Setup of run 1:
==> flow/design.v <==
module convolution_core (
input clk,
input reset,
input [31:0] value0,
input [31:0] value1,
input [31:0] value2,
input [31:0] value3,
input [31:0] value4,
input [31:0] value5,
input [31:0] value6,
input [31:0] value7,
input [31:0] value8,
input caculating_start,
output reg caculating_done,
input res_done,
output reg [31:0] ret
);
	parameter kernel0 = 8'd1;
	parameter kernel1 = 8'd2;
	parameter kernel2 = 8'd3;
	parameter kernel3 = 8'd4;
	parameter kernel4 = 8'd5;
	parameter kernel5 = 8'd6;
	parameter kernel6 = 8'd7;
	parameter kernel7 = 8'd8;
	parameter kernel8 = 8'd9;
	reg [31:0] Add0,Add1,Add2,Add3,Add4,Add5,Add6,Add7,Add8;
	reg [1:0] status;
	reg [31:0] reg_31, reg_32, reg_33;
	always @(posedge clk) begin
		if (reset) begin
			status <= 2'b00;
			ret <= 32'hffffffff;
			caculating_done <= 1'b0;
		end else if (status == 2'b00 && caculating_start) begin
			Add0 <= value0 * kernel0;
			Add1 <= value1 * kernel1;
			Add2 <= value2 * kernel2;
			Add3 <= value3 * kernel3;
			Add4 <= value4 * kernel4;
			Add5 <= value5 * kernel5;
			Add6 <= value6 * kernel6;
			Add7 <= value7 * kernel7;
			Add8 <= value8 * kernel8;
			status <= 1'b01;
		end else if (status == 2'b01 && caculating_start) begin
			reg_31 <= Add0+Add1+Add2;
			reg_32 <= Add3+Add4+Add5;
			reg_33 <= Add6+Add7+Add8;
			status <= 2'b10;
		end else if (status == 2'b10 && caculating_start) begin
			ret <= reg_31 + reg_32 + reg_33;
			status <= 2'b11;  
			caculating_done <= 1'b1;
		end else  if (caculating_start == 1'b0)begin
			caculating_done <= 1'b0;
			status <= 2'b00;
		end
	end 
endmodule
`timescale 1 ps / 1 ps
module chris_slave (
		input  wire [3:0]  avs_s0_address,      
		input  wire        avs_s0_read,         
		output wire [31:0] avs_s0_readdata,     
		input  wire        avs_s0_write,        
		input  wire [31:0] avs_s0_writedata,    
		output wire        avs_s0_waitrequest,  
		input  wire        clock_clk,           
		input  wire        reset_reset,         
		output wire        LEDR                 
	);
	reg [31:0] reg_out;
	assign avs_s0_readdata = reg_out;
   reg			Reg_Status_Read;
   reg			Reg_Status_Write;
	reg 			reg_write_done;
	reg 			reg_read_done;
   reg [31:0] 		reg_value[8:0];
	reg 				led_out;
	reg [31:0] reg_res;
   assign avs_s0_waitrequest = Reg_Status_Read&Reg_Status_Write;
	assign LEDR = led_out;
	reg reg_module_caculation_end;
	reg reg_modue_caculating_start;
	reg reg_module_end;
	reg reg_module_start;
   convolution_core instance_convolution(.clk(clock_clk),
	.reset(reset_reset),
	.value0(reg_value[0]),
	.value1(reg_value[1]),
	.value2(reg_value[2]),
	.value3(reg_value[3]),
	.value4(reg_value[4]),
	.value5(reg_value[5]),
	.value6(reg_value[6]),
	.value7(reg_value[7]),
	.value8(reg_value[8]),
	.caculating_start(reg_modue_caculating_start),
	.caculating_done(reg_module_caculation_end),
	.res_done(reg_module_end),
	.ret(reg_res)
	);
	 reg [3:0] reg_current_status, reg_next_status;
	 parameter IDLE = 4'b0001;
    parameter CALCULATING = 4'b0010;
    parameter WAITTING = 4'b0100;
    parameter FINISH = 4'b1000;
	 always@(posedge clock_clk)
    begin
        if(reset_reset)
            reg_current_status <= IDLE;
        else
            reg_current_status <= reg_next_status;
    end
    always@(reg_current_status or reg_read_done or reg_module_caculation_end or reg_write_done or reset_reset)
    begin
        if(reset_reset)
            reg_next_status = IDLE;
        else
        begin
            case(reg_current_status)
                IDLE:reg_next_status = reg_read_done?CALCULATING:IDLE;
                CALCULATING:reg_next_status = reg_module_caculation_end?WAITTING:CALCULATING;
                WAITTING:reg_next_status = reg_write_done?FINISH:WAITTING;
                FINISH: reg_next_status = IDLE;
                default: reg_next_status = IDLE;
            endcase
        end
    end
	 always@(posedge clock_clk) begin
		if (reset_reset) begin
			led_out <= 1'b0;
			reg_module_start<= 1'b0;
			reg_module_end	<= 1'b0;
			reg_modue_caculating_start <= 1'b0;
		end else begin
		case(reg_current_status)
			IDLE: begin
				reg_module_start<= 1'b0;
				reg_module_end	<= 1'b0;
				reg_modue_caculating_start <= 1'b0;
			end
			CALCULATING: begin
				led_out <= 1'b1;
				reg_module_start <= 1'b1;
				reg_modue_caculating_start <= 1'b1;
			end
			WAITTING:begin
				reg_modue_caculating_start <= 1'b0;
				reg_module_end <= 1'b1;
			end
			FINISH:begin
				reg_module_start <= 1'b0;
				reg_module_end	<= 1'b0;
				reg_modue_caculating_start <= 1'b0;
				led_out <= 1'b0;
			end
			default:begin
			end
		endcase
	 end 
	 end
	always @(posedge clock_clk)
	  if (reset_reset) begin
			Reg_Status_Write <= 1'b1;
			reg_read_done <= 1'b0;
			reg_value[0] <= 32'h00000000;
			reg_value[1] <= 32'h00000000;
			reg_value[2] <= 32'h00000000;
			reg_value[3] <= 32'h00000000;
			reg_value[4] <= 32'h00000000;
			reg_value[5] <= 32'h00000000;
			reg_value[6] <= 32'h00000000;
			reg_value[7] <= 32'h00000000;
			reg_value[8] <= 32'h00000000;			
	  end else if (!avs_s0_waitrequest && avs_s0_write) begin
			case (avs_s0_address[3:0])
				4'b0000: reg_value[0] <= avs_s0_writedata;
				4'b0001: reg_value[1] <= avs_s0_writedata;
				4'b0010: reg_value[2] <= avs_s0_writedata;
				4'b0011: reg_value[3] <= avs_s0_writedata;
				4'b0100: reg_value[4] <= avs_s0_writedata;
				4'b0101: reg_value[5] <= avs_s0_writedata;
				4'b0110: reg_value[6] <= avs_s0_writedata;
				4'b0111: reg_value[7] <= avs_s0_writedata;
				4'b1000:begin
					reg_value[8] <= avs_s0_writedata;
					reg_read_done <= 1'b1;  
				end
			endcase		
			Reg_Status_Write <= 1'b1;
	  end else if (avs_s0_waitrequest && avs_s0_write)begin
			Reg_Status_Write <= 1'b0;
	  end else begin
			if(reg_module_end) begin
				reg_read_done <= 1'b0;
			end 
			Reg_Status_Write <= 1'b1;	
	  end
   always @(posedge clock_clk)
	if (reset_reset) begin
		Reg_Status_Read <= 1'b1;	
		reg_write_done <= 1'b0;
		reg_out <= 32'hffffffff;
	end else if (!avs_s0_waitrequest && avs_s0_read) begin
		Reg_Status_Read <= 1'b1;
		reg_write_done <= 1'b1;	
	end else if(avs_s0_waitrequest && avs_s0_read && reg_current_status == WAITTING) begin
		case (avs_s0_address[3:0])
				4'b0000: reg_out <= reg_value[0];
				4'b0001: reg_out <= reg_value[1];
				4'b0010: reg_out <= reg_value[2];
				4'b0011: reg_out <= reg_value[3];
				4'b0100: reg_out <= reg_value[4];
				4'b0101: reg_out <= reg_value[5];
				4'b0110: reg_out <= reg_value[6];
				4'b0111: reg_out <= reg_value[7];
				4'b1000: reg_out <= reg_value[8];
				4'b1001: reg_out <= reg_res;
			default:reg_out <= 32'hffffffff;
		endcase
		Reg_Status_Read <= 1'b0;	
	end else begin
		Reg_Status_Read <= 1'b1;
		if (reg_module_end) begin
			reg_write_done <= 1'b0;
		end
	end
endmodule
export LEC_CHECK = 0
export CAP_MARGIN = 0
export CELL_PAD_IN_SITES_DETAIL_PLACEMENT = 0
export CORE_MARGIN = 2
export CORE_UTILIZATION = 72
export CTS_CLUSTER_DIAMETER = 190
export CTS_CLUSTER_SIZE = 31
export GPL_ROUTABILITY_DRIVEN = 1
export PLACE_DENSITY = 0.64
export SETUP_SLACK_MARGIN = 0.0
export SLEW_MARGIN = 10
export TNS_END_PERCENT = 20
create_clock -name core_clock -period 2.12 [get_ports {clock_clk}]
run.sh (not shown) runs the stock make flow with config.mk's settings and CLKGATE_MAP_FILE=.
Seen in the log of run 1: ODB-0269 during global routing (5_1_grt), after which the run never completed.
Edits applied to the flow inputs when going from run 1 to run 2:
# run 1
export LEC_CHECK = 0
export CAP_MARGIN = 0
export CELL_PAD_IN_SITES_DETAIL_PLACEMENT = 0
export CORE_MARGIN = 2
export CORE_UTILIZATION = 72
export CTS_CLUSTER_DIAMETER = 190
export CTS_CLUSTER_SIZE = 31
export GPL_ROUTABILITY_DRIVEN = 1
export PLACE_DENSITY = 0.64
export SETUP_SLACK_MARGIN = 0.0
export SLEW_MARGIN = 10
export TNS_END_PERCENT = 20
create_clock -name core_clock -period 2.12 [get_ports {clock_clk}]
# run 2
export LEC_CHECK = 0
export CAP_MARGIN = 20
export CORE_MARGIN = 2
export CORE_UTILIZATION = 39
export SLEW_MARGIN = 20
create_clock -name core_clock -period 4.24 [get_ports {clock_clk}]
Run 2 was carried through to the last stage, and its layout satisfied the timing, design-rule and antenna checks.
Of run 2 and run 1, the higher die outline width belongs to run 2.
Run 2 vs. run 1: global placer's final weighted congestion shrank by 6.4%; post-CTS setup buffer count shrank by 58.
Worst slack after detailed placement in run 2 is 1820 ps higher than in run 1
Taking run 1 as the reference, in run 2 detailed placement HPWL went down; TritonCTS buffer count went up.
[inputs] run 3 vs run 2
# run 2
export LEC_CHECK = 0
export CAP_MARGIN = 20
export CORE_MARGIN = 2
export CORE_UTILIZATION = 39
export SLEW_MARGIN = 20
create_clock -name core_clock -period 4.24 [get_ports {clock_clk}]
# run 3
export LEC_CHECK = 0
export CAP_MARGIN = 0
export CELL_PAD_IN_SITES_DETAIL_PLACEMENT = 0
export CORE_MARGIN = 2
export CORE_UTILIZATION = 67
export CTS_CLUSTER_DIAMETER = 190
export CTS_CLUSTER_SIZE = 19
export GPL_ROUTABILITY_DRIVEN = 0
export SETUP_SLACK_MARGIN = 0.0
export SLEW_MARGIN = 10
export TNS_END_PERCENT = 85
create_clock -name core_clock -period 3.18 [get_ports {clock_clk}]
### Flow results
Complete run, failing final checks: run 3, reason setup timing. Taking run 2 as the reference, in run 3 layout-stage area growth over the synthesis result picked up an extra 7.6 points, worst endpoint data arrival time shows a reduction of 240 ps, number of CTS-inserted buffers decreased 36. Run 3 ended up with a higher fraction of met1 tracks used by global routing than run 2 did. [diff] wire length, run 3 relative to run 2: regression.
Relative to run 3, the following input files were edited for run 4:
# run 3
export LEC_CHECK = 0
export CAP_MARGIN = 0
export CELL_PAD_IN_SITES_DETAIL_PLACEMENT = 0
export CORE_MARGIN = 2
export CORE_UTILIZATION = 67
export CTS_CLUSTER_DIAMETER = 190
export CTS_CLUSTER_SIZE = 19
export GPL_ROUTABILITY_DRIVEN = 0
export SETUP_SLACK_MARGIN = 0.0
export SLEW_MARGIN = 10
export TNS_END_PERCENT = 85
create_clock -name core_clock -period 3.18 [get_ports {clock_clk}]
# run 4
export LEC_CHECK = 0
export CAP_MARGIN = 20
export CORE_MARGIN = 2
export CORE_UTILIZATION = 40
export SLEW_MARGIN = 20
create_clock -name core_clock -period 4.24 [get_ports {clock_clk}]
==> comparison <==
Per the final summary, run 4 finished and its layout is clean on timing, DRC and antenna. Of the two values seen for critical-path cell with the highest stage delay, sky130_fd_sc_hd__fa_2 was produced by run 3 and sky130_fd_sc_hd__fa_1 by run 4. Re time the worst path needs with I/O delays and setup: run 4 is 310 ps up on run 3. Relative to run 3, estimated wirelength of the detail-placed design has increased by 1.4% in run 4. Higher die size goes to run 4 over run 3. In run 4, the global routing usage on met1 came out 22 points below the value in run 3. Layout overhead on the synthesized area: run 4 < run 3.
Inputs modified between run 4 and run 5:
# run 4
export LEC_CHECK = 0
export CAP_MARGIN = 20
export CORE_MARGIN = 2
export CORE_UTILIZATION = 40
export SLEW_MARGIN = 20
create_clock -name core_clock -period 4.24 [get_ports {clock_clk}]
# run 5
export LEC_CHECK = 0
export CAP_MARGIN = 20
export CORE_MARGIN = 2
export CORE_UTILIZATION = 40
export SLEW_MARGIN = 20
create_clock -name core_clock -period 6.0 [get_ports {clock_clk}]
[summary]
- The highest routing layer actually used comes out met4 in one run and met5 in the other, namely in run 4 and run 5 respectively.
- Run 5 against run 4: sequential power share lost 0.9 points; total global-route track usage shows a reduction of 0.68 points; final sequential cell count was more or less identical; first-iteration DRC count fell by 425.
- The standard cell area after detailed placement in run 5 sits 340 µm² below the value recorded for run 4.
--- input diff run 5..run 6 ---
# run 5
export LEC_CHECK = 0
export CAP_MARGIN = 20
export CORE_MARGIN = 2
export CORE_UTILIZATION = 40
export SLEW_MARGIN = 20
create_clock -name core_clock -period 6.0 [get_ports {clock_clk}]
# run 6
export LEC_CHECK = 0
export CAP_MARGIN = 20
export CORE_MARGIN = 2
export CORE_UTILIZATION = 70
export MAX_ROUTING_LAYER = met4
export SLEW_MARGIN = 20
create_clock -name core_clock -period 3.45 [get_ports {clock_clk}]
Findings:
- The flow completed for run 6, but it is not clean: the layout still shows setup timing.
- Run 5 ended with every stage complete and zero timing, DRC or antenna violations.
- Compared with run 5, in run 6 final HPWL from detailed placement has increased; highest fanout seen on the critical path dropped 2; length of the first detailed-routing pass in iterations increased by 3 relative to the old numbers; sequential power increased 74%.
- Run 6 vs. run 5: net load switching power went up about 70%, share of power burned in combinational logic climbed 0.2 points.
No activity file was given, so power comes from the tool's default toggle rates.
